// Convolution2D
module Convolution2D(clk, rst, en_conv2d, base_result_addr, pix_base_addr, kernel_base_addr,
							in_pix, completed, pix_done, addrA, addrB, out_pix, kernel_weight
							);
Settings: LEC_CHECK=0, CAP_MARGIN=20, CORE_MARGIN=2, CORE_UTILIZATION=65, CTS_CLUSTER_DIAMETER=30, CTS_CLUSTER_SIZE=62, PLACE_DENSITY_LB_ADDON=0.01, SETUP_SLACK_MARGIN=1.32, SLEW_MARGIN=20, TNS_END_PERCENT=5; clock period 4.42 ns.
run.sh (not shown) runs the stock make flow with config.mk's settings and CLKGATE_MAP_FILE=.
The first run completed and failed the layout checks on setup timing.
Change:
- CORE_UTILIZATION: 65 -> 21
- CTS_CLUSTER_DIAMETER: 30 -> unset
- CTS_CLUSTER_SIZE: 62 -> unset
- PLACE_DENSITY_LB_ADDON: 0.01 -> unset
- SETUP_SLACK_MARGIN: 1.32 -> unset
- TNS_END_PERCENT: 5 -> unset
- clock period: 4.42 -> 8.59 ns (I/O delays scaled with it)
=> With this change the flow produced a clean layout; clock skew came out higher by 0.0033 ns; wire length rose by 3.6%; flip-flop count does not change; synthesized cell count is unchanged; clock-buffer cell count rose by 3; sequential share of layout area rose by 0.98 points; worst setup slack improves by 2.5 ns.
Change:
- CORE_UTILIZATION: 21 -> 70
- CTS_CLUSTER_SIZE: unset -> 42
- clock period: 8.59 -> 5.75 ns (I/O delays scaled with it)
The changed run ended with an error in global routing (5_1_grt), error ODB-0269; die area went down by about 70%; area after synthesis does not change; synthesized cell count does not change.
Change:
- CORE_UTILIZATION: 70 -> 40
- CTS_CLUSTER_SIZE: 42 -> unset
- clock period: 5.75 -> 10.0 ns (I/O delays scaled with it)
Outcome: The changed run finished with timing, DRC and antenna clean. Synthesized cell count is unchanged. Synthesized area is unchanged. Die size increases by 73%.

## oak
The RTL this note starts from:
==> flow/design.v <==
`timescale 1ns / 1ps
module calculator(rst, clk, en, kernel_weights, in_pix, ack, out_pix, done, write);
	input rst, clk, en, ack;
	input signed [15:0]kernel_weights, in_pix;
	output reg done;
	output reg signed [31:0]out_pix;
	reg signed [31:0]temp;
	reg [4:0]counter;
	output write;
	parameter kernel_size = 3;
	assign write = (counter == (kernel_size*kernel_size)+1);
	always @ (posedge clk) begin
		done <= 0;
		if (rst || en == 0) begin
			counter <= 0;
			temp <= 0;
		end
		else begin
			if (counter < (kernel_size*kernel_size)+2)
				counter <= counter + 1;
			if (counter >= 1 && counter <= (kernel_size*kernel_size))
				temp <= temp + (kernel_weights * in_pix);
			if (counter == (kernel_size*kernel_size)+1) begin
				out_pix <= temp;
				done <= 1;
			end
		end
	end
endmodule
`timescale 1ns / 1ps
module ctrl(clk, en, write, result_addr, base_addrA, base_addrB, addrA, addrB);
	input clk, en, write;
	output reg [13:0]addrA;
	output reg [13:0]addrB;
	input [13:0]base_addrA;
	input [13:0]result_addr;
	input [13:0]base_addrB;
	parameter img_width = 48, kernel_size = 3;
	reg [4:0]count;
	reg [2:0]i;
	always @ (posedge clk)begin
		if(en)begin
			addrA <= addrA + 1;
			addrB <= addrB + 1;
			count <= count + 1;
			if (count >= kernel_size-1) begin
				i <= i+1;
				addrA <= base_addrA + (i+1)*img_width;
				count <= 0;
			end
			if (write)begin
				addrA <= result_addr;
			end
		end
		else begin
			addrA <= base_addrA;
			addrB <= base_addrB;
			count <= 0;
			i <= 0;
		end
	end
endmodule
`timescale 1ns / 1ps
module pixelpointprocessor(rst, en, clk, ack, result_addr, base_addrA, base_addrB, in_pix, kernel_weight, done, addrA, addrB, out_pix);
	input rst, en;
	input clk, ack;
	input [13:0]base_addrA;
	input [13:0]base_addrB;
	input [13:0]result_addr;
	parameter img_width = 48, kernel_size = 3;
	output [13:0] addrA;
	output [13:0] addrB;
	output signed [31:0] out_pix;
	output done;
	wire write;
	input signed [15:0]in_pix, kernel_weight;
	ctrl #(img_width, kernel_size) C1(clk, en, write, result_addr, base_addrA, base_addrB, addrA, addrB);
	calculator #(kernel_size) calc1(rst, clk, en, kernel_weight, in_pix, ack, out_pix, done, write);
endmodule
`timescale 1ns / 1ps
module ctrl_conv2D(rst, en_conv2d, clk, done, base_result_addr, pix_base_addr, kernel_base_addr, pix_addr, kernel_addr, en, ack, result_addr, completed);
	input rst, en_conv2d, clk, done;
	input [13:0]kernel_base_addr;
	input [13:0]pix_base_addr, base_result_addr;
	output reg [13:0]result_addr;
	output reg [13:0]pix_addr;
	output reg [13:0]kernel_addr;
	parameter img_width = 48, kernel_size = 3;
	localparam out_width = img_width - kernel_size + 1;
	output reg en, completed;
	reg busy;
	reg [6:0]col;
	reg [6:0]row;
	output reg ack;
	always @ (posedge clk)begin
		ack <= 0;
		completed <= 0;
		if (rst) begin
			busy <= 0;
			en <= 0;
			pix_addr <= 0;
			kernel_addr <= 0;
			result_addr <= 0;
		end
		else if (!busy) begin
			if (en_conv2d) begin
				busy <= 1;
				pix_addr <= pix_base_addr;
				kernel_addr <= kernel_base_addr;
				result_addr <= base_result_addr;
				col <= 0;
				row <= 0;
			end
		end
		else if (done) begin
			ack <= 1;
			en <= 0;
			result_addr <= result_addr + 1;
			if (col < out_width-1) begin
				col <= col + 1;
				pix_addr <= pix_addr + 1;
			end
			else begin
				col <= 0;
				row <= row + 1;
				pix_addr <= pix_addr + kernel_size;
			end
			if (col == out_width-1 && row == out_width-1) begin
				busy <= 0;
				completed <= 1;
			end
		end
		else if (!en) begin
			en <= 1;
		end
	end
endmodule
`timescale 1ns / 1ps
module Convolution2D(clk, rst, en_conv2d, base_result_addr, pix_base_addr, kernel_base_addr,
							in_pix, completed, pix_done, addrA, addrB, out_pix, kernel_weight
							);
	input signed[15:0]in_pix, kernel_weight;
	input clk, rst, en_conv2d;
	input [13:0]kernel_base_addr;
	input [13:0]pix_base_addr;
	input [13:0]base_result_addr;
	parameter img_width = 48, kernel_size = 3;
	output completed, pix_done;
	output signed[31:0] out_pix;
	output [13:0]addrA, addrB;
	wire en, ack;
	wire [13:0]pix_addr;
	wire [13:0]kernel_addr;
	wire [13:0]result_addr;
	ctrl_conv2D #(img_width, kernel_size) C2(rst, en_conv2d, clk, pix_done, base_result_addr, pix_base_addr, kernel_base_addr, pix_addr, kernel_addr, en, ack, result_addr, completed);	
	pixelpointprocessor #(img_width, kernel_size) P1(rst, en, clk, ack, result_addr, pix_addr, kernel_addr, in_pix, kernel_weight, pix_done, addrA, addrB, out_pix);
endmodule
==> flow/config.mk <==
export PLATFORM = sky130hd
export DESIGN_NAME = Convolution2D
export DESIGN_NICKNAME = Convolution2D
export VERILOG_FILES = /design/flow/design.v
export SDC_FILE = /design/flow/constraint.sdc
export NUM_CORES = 4
export LEC_CHECK = 0
export CAP_MARGIN = 20
export CORE_MARGIN = 2
export CORE_UTILIZATION = 72
export CTS_CLUSTER_DIAMETER = 30
export CTS_CLUSTER_SIZE = 62
export MAX_ROUTING_LAYER = met4
export PLACE_DENSITY_LB_ADDON = 0.01
export SETUP_SLACK_MARGIN = 1.32
export SLEW_MARGIN = 20
export TNS_END_PERCENT = 5
==> flow/constraint.sdc <==
create_clock -name core_clock -period 5.39 [get_ports {clk}]
set_input_delay 1.0780 -clock core_clock [delete_from_list [all_inputs] [get_ports {clk}]]
set_output_delay 1.0780 -clock core_clock [all_outputs]
set_load 0.01 [all_outputs]
oak -> stages 100% | layout checks FAIL | negative setup slack
[inputs] pine vs oak
==> flow/config.mk <==
export PLATFORM = sky130hd
export DESIGN_NAME = Convolution2D
export DESIGN_NICKNAME = Convolution2D
export VERILOG_FILES = /design/flow/design.v
export SDC_FILE = /design/flow/constraint.sdc
export NUM_CORES = 4
export LEC_CHECK = 0
export CAP_MARGIN = 20
export CORE_MARGIN = 2
export CORE_UTILIZATION = 58
export SLEW_MARGIN = 20
==> flow/constraint.sdc <==
create_clock -name core_clock -period 6.9 [get_ports {clk}]
set_input_delay 1.3800 -clock core_clock [delete_from_list [all_inputs] [get_ports {clk}]]
set_output_delay 1.3800 -clock core_clock [all_outputs]
set_load 0.01 [all_outputs]
Results
The final layout from pine, which completed every stage, passed the timing, DRC and antenna checks at the end of the flow. NOTE non-clock buffer count in the final layout oak->pine decreased by more than 10%. Final area (lower): pine. Of pine and oak, the lower worst hold slack belongs to pine.
Input changes introduced in birch (baseline for comparison: pine):
--- a/flow/config.mk
+++ b/flow/config.mk
@@ -8,4 +8,6 @@
 export CAP_MARGIN = 20
 export CORE_MARGIN = 2
-export CORE_UTILIZATION = 58
+export CORE_UTILIZATION = 70
+export CTS_CLUSTER_DIAMETER = 207
+export SETUP_SLACK_MARGIN = -0.53
 export SLEW_MARGIN = 20
Findings:
birch finished all stages; layout check result: FAIL, due to negative setup slack. The clock skew of pine and that of birch are within noise of each other. birch vs. pine: non-clock inverter total of the final layout barely changed; final worst setup slack lower. The post-CTS setup buffer count number comes out higher for pine vs birch. Area overhead of the layout relative to synthesis: birch vs pine down 2.5 points. Diff pine -> birch: chip area from the yosys synthesis statistics about even; fmax fell 0.0081 GHz.
## Diff of input files: maple against birch
--- a/flow/config.mk
+++ b/flow/config.mk
@@ -8,6 +8,4 @@
 export CAP_MARGIN = 20
 export CORE_MARGIN = 2
-export CORE_UTILIZATION = 70
-export CTS_CLUSTER_DIAMETER = 207
-export SETUP_SLACK_MARGIN = -0.53
+export CORE_UTILIZATION = 60
 export SLEW_MARGIN = 20
==> flow/constraint.sdc <==
create_clock -name core_clock -period 4.42 [get_ports {clk}]
set_input_delay 0.8840 -clock core_clock [delete_from_list [all_inputs] [get_ports {clk}]]
set_output_delay 0.8840 -clock core_clock [all_outputs]
set_load 0.01 [all_outputs]
## What came out
The clock skew after layout number comes out higher for maple vs birch.
[compare] base=birch new=maple: post-cts gate resize count increased by 284 relative to the old numbers, fraction of the core area covered by cells at the end of the flow decreased by 5.0 points relative to the old numbers, count of cell instances traversed by the critical path increased by 2 relative to the old numbers, final cell count increased by 7.7% relative to the old numbers, met1 track demand over resource in global routing decreased by 1.8 points relative to the old numbers.
birch has lower area growth from synthesis to final layout than maple.
What the final checks of birch revealed, after a flow that finished every stage, was a layout that fails on negative setup slack.
No crash in maple: every stage finished, but the layout fails its final checks due to negative setup slack.
Setup changes, maple to cedar
--- a/flow/config.mk
+++ b/flow/config.mk
@@ -8,4 +8,4 @@
 export CAP_MARGIN = 20
 export CORE_MARGIN = 2
-export CORE_UTILIZATION = 60
+export CORE_UTILIZATION = 40
 export SLEW_MARGIN = 20
==> flow/constraint.sdc <==
create_clock -name core_clock -period 8.59 [get_ports {clk}]
set_input_delay 1.7180 -clock core_clock [delete_from_list [all_inputs] [get_ports {clk}]]
set_output_delay 1.7180 -clock core_clock [all_outputs]
set_load 0.01 [all_outputs]
Findings:
| count of non-CTS buffers in the layout | higher: maple |
Diff maple -> cedar: fraction of the cycle the final worst path needs dropped 45 points; count of clock-net buffers in the final layout fell by 2; aggregate global-route resource usage shows a reduction of 12 points; sum of buffers and inverters on the critical path now smaller; post-synthesis to final-layout area growth went down.
cedar reports its highest-delay cell along the critical path as sky130_fd_sc_hd__clkdlybuf4s50_1 while maple reports sky130_fd_sc_hd__fa_1.
First-iteration DRC count ended up 176 lower on cedar than on maple.
Having completed the whole flow, cedar delivered a layout that passed the timing, DRC and antenna checks.
cedar -> maple: register area share after synthesis delta 0, exact match

Setup of build 15:
RTL: the design.v shown in full above, as it stands there.
clock: 6.9 ns
lec_check: 0
cap_margin: 20
core_margin: 2
core_utilization: 66
slew_margin: 20
Build 15 | stages: all done | timing, DRC, antenna: all pass
[inputs] build 20 vs build 15
- CORE_UTILIZATION now 70, was 66
- CTS_CLUSTER_DIAMETER now 72, previously not set
- CTS_CLUSTER_SIZE now 48, previously not set
- the clock period (ns, I/O delays scaled along) now 6.0, was 6.9
==> comparison <==
- Of build 15 and build 20, only build 15 finishes the flow clean.
- Build 15 → build 20: number of clock buffer instances in the layout went down; hold slack did not really move.
- As far as clock tree cell share of total cell area is concerned, build 20 and build 15 perform about the same.
- [build 20] measured slew at the worst slew-check pin rose 0.094 ns relative to build 15
- Between build 15 and build 20, the final sequential cell count does not differ in any meaningful way.
Inputs modified between build 20 and build 63:
- CORE_UTILIZATION: 70 -> 68
- CTS_CLUSTER_SIZE: 48 -> 37
- CTS_CLUSTER_DIAMETER: 72 -> unset
- the clock period (ns, I/O delays scaled along): 6.0 -> 5.99
### Flow results
Build 63 finished all stages; layout check result: FAIL, due to negative setup slack.
Relative to build 20, number of cells in the finished layout apart from fillers increased by 14 in build 63.
Initial antenna violation count (higher): build 20
Of the two candidates, build 20 has the worse sum of routed wire length over all layers and build 63 the better one.
Comparing build 63 and build 20, the higher floorplan core area was measured on build 63.
[inputs] build 13 vs build 63
- changing the clock period (ns, I/O delays scaled along) from 5.99 to 5.88
Notes after the runs:
Compared with build 63, in build 13 routed wire length increased 8.0%; met2 layer usage reported by global route increased 0.90 points.
Summary of build 13 over build 63: total vias in the final route rose by about 2.6%; final design instance area without fill has decreased.
The final report for build 13 shows a completed flow and a layout that fails verification, specifically negative setup slack.

Starts from the design.v that is shown in full above.
clock: 4.77 ns
lec_check: 0
cap_margin: 20
core_margin: 2
core_utilization: 70
cts_cluster_diameter: 28
cts_cluster_size: 37
setup_slack_margin: 1.42
slew_margin: 20
The baseline stopped in global routing on GRT-0232.
Next try:
- CTS_CLUSTER_DIAMETER: 28 -> default
- SETUP_SLACK_MARGIN: 1.42 -> -0.37
- TNS_END_PERCENT: default -> 5
- clock period: 4.77 -> 4.81 ns (I/O delays scaled with it)
Result: Now the flow finished but failed the layout checks on setup timing; synthesized area stays the same; die area is unchanged; synthesized cell count stays the same.
Next try:
- HOLD_SLACK_MARGIN: default -> -0.09
- SETUP_SLACK_MARGIN: -0.37 -> 1.73
- TNS_END_PERCENT: 5 -> default
- clock period: 4.81 -> 6.54 ns (I/O delays scaled with it)
The changed run produced a layout that fails on setup timing.
Hold slack improves by 0.013 ns.
Register-to-register slack improves by 0.38 ns.
Flip-flop count is unchanged.
Sequential share of layout area goes down by 1.0 points.
Worst setup slack improves by 0.020 ns.
Design area goes up by 6.5%.
Via count goes up by 24%.
Next try:
- CORE_UTILIZATION: 70 -> 72
- CTS_CLUSTER_SIZE: 37 -> 48
- HOLD_SLACK_MARGIN: -0.09 -> default
- SETUP_SLACK_MARGIN: 1.73 -> default
The changed run ran to the end with violations: setup timing.
Setup slack gets better by 0.82 ns.
Register-to-register slack gets better by 1.2 ns.
Final area is lower by a few percent.

Starts from the design.v that is shown in full above.
Settings: LEC_CHECK=0, CAP_MARGIN=10, CELL_PAD_IN_SITES_DETAIL_PLACEMENT=2, CORE_MARGIN=2, CORE_UTILIZATION=40, SLEW_MARGIN=20; clock period 10.0 ns.
Rerun with:
Settings changed: CAP_MARGIN 10 to 20, CELL_PAD_IN_SITES_DETAIL_PLACEMENT 2 to not set, PLACE_DENSITY_LB_ADDON set to 0.26, SLEW_MARGIN 20 to 5.
After rerunning: Utilization hardly moves; final area barely changes; setup slack improved by 0.47 ns; critical path depth does not change; wire length decreases by a quarter to a third.
Rerun with:
Settings changed: ABC_AREA set to 0, CTS_CLUSTER_DIAMETER set to 45, GPL_ROUTABILITY_DRIVEN set to 0, GPL_TIMING_DRIVEN set to 0, HOLD_SLACK_MARGIN set to -0.07, MAX_ROUTING_LAYER set to met4, MIN_ROUTING_LAYER set to met2.
Result: The changed run completed without violations. Setup slack loses 0.65 ns. Die size does not change. Wire length rose by about 16%. Clock skew hardly moves. Register-to-register slack loses 0.18 ns. Worst hold slack barely changes. Count of clock-buffer cells in the layout stays the same. Final area rose by about 1%. Sequential share of layout area fell by 0.19 points. Synthesized cell count is unchanged.
Rerun with:
Settings changed: ABC_AREA 0 to not set, CORE_ASPECT_RATIO set to 0.5, CORE_UTILIZATION 40 to 46, CTS_CLUSTER_DIAMETER 45 to 203, CTS_CLUSTER_SIZE set to 98, GPL_ROUTABILITY_DRIVEN 0 to not set, GPL_TIMING_DRIVEN 0 to not set, HOLD_SLACK_MARGIN -0.07 to not set, MAX_ROUTING_LAYER met4 to not set, MIN_ROUTING_LAYER met2 to not set, PLACE_DENSITY_LB_ADDON 0.26 to 0.2, SETUP_SLACK_MARGIN set to 0.29, SLEW_MARGIN 5 to 20, TNS_END_PERCENT set to 30.
Result: Global-route usage is lower by 13 points. Wire length is lower by roughly a tenth. Utilization is higher by 6.5 points. Die size is lower by roughly a tenth. Final cell count is lower by a few percent. Count of clock-buffer cells in the layout is higher by 1.
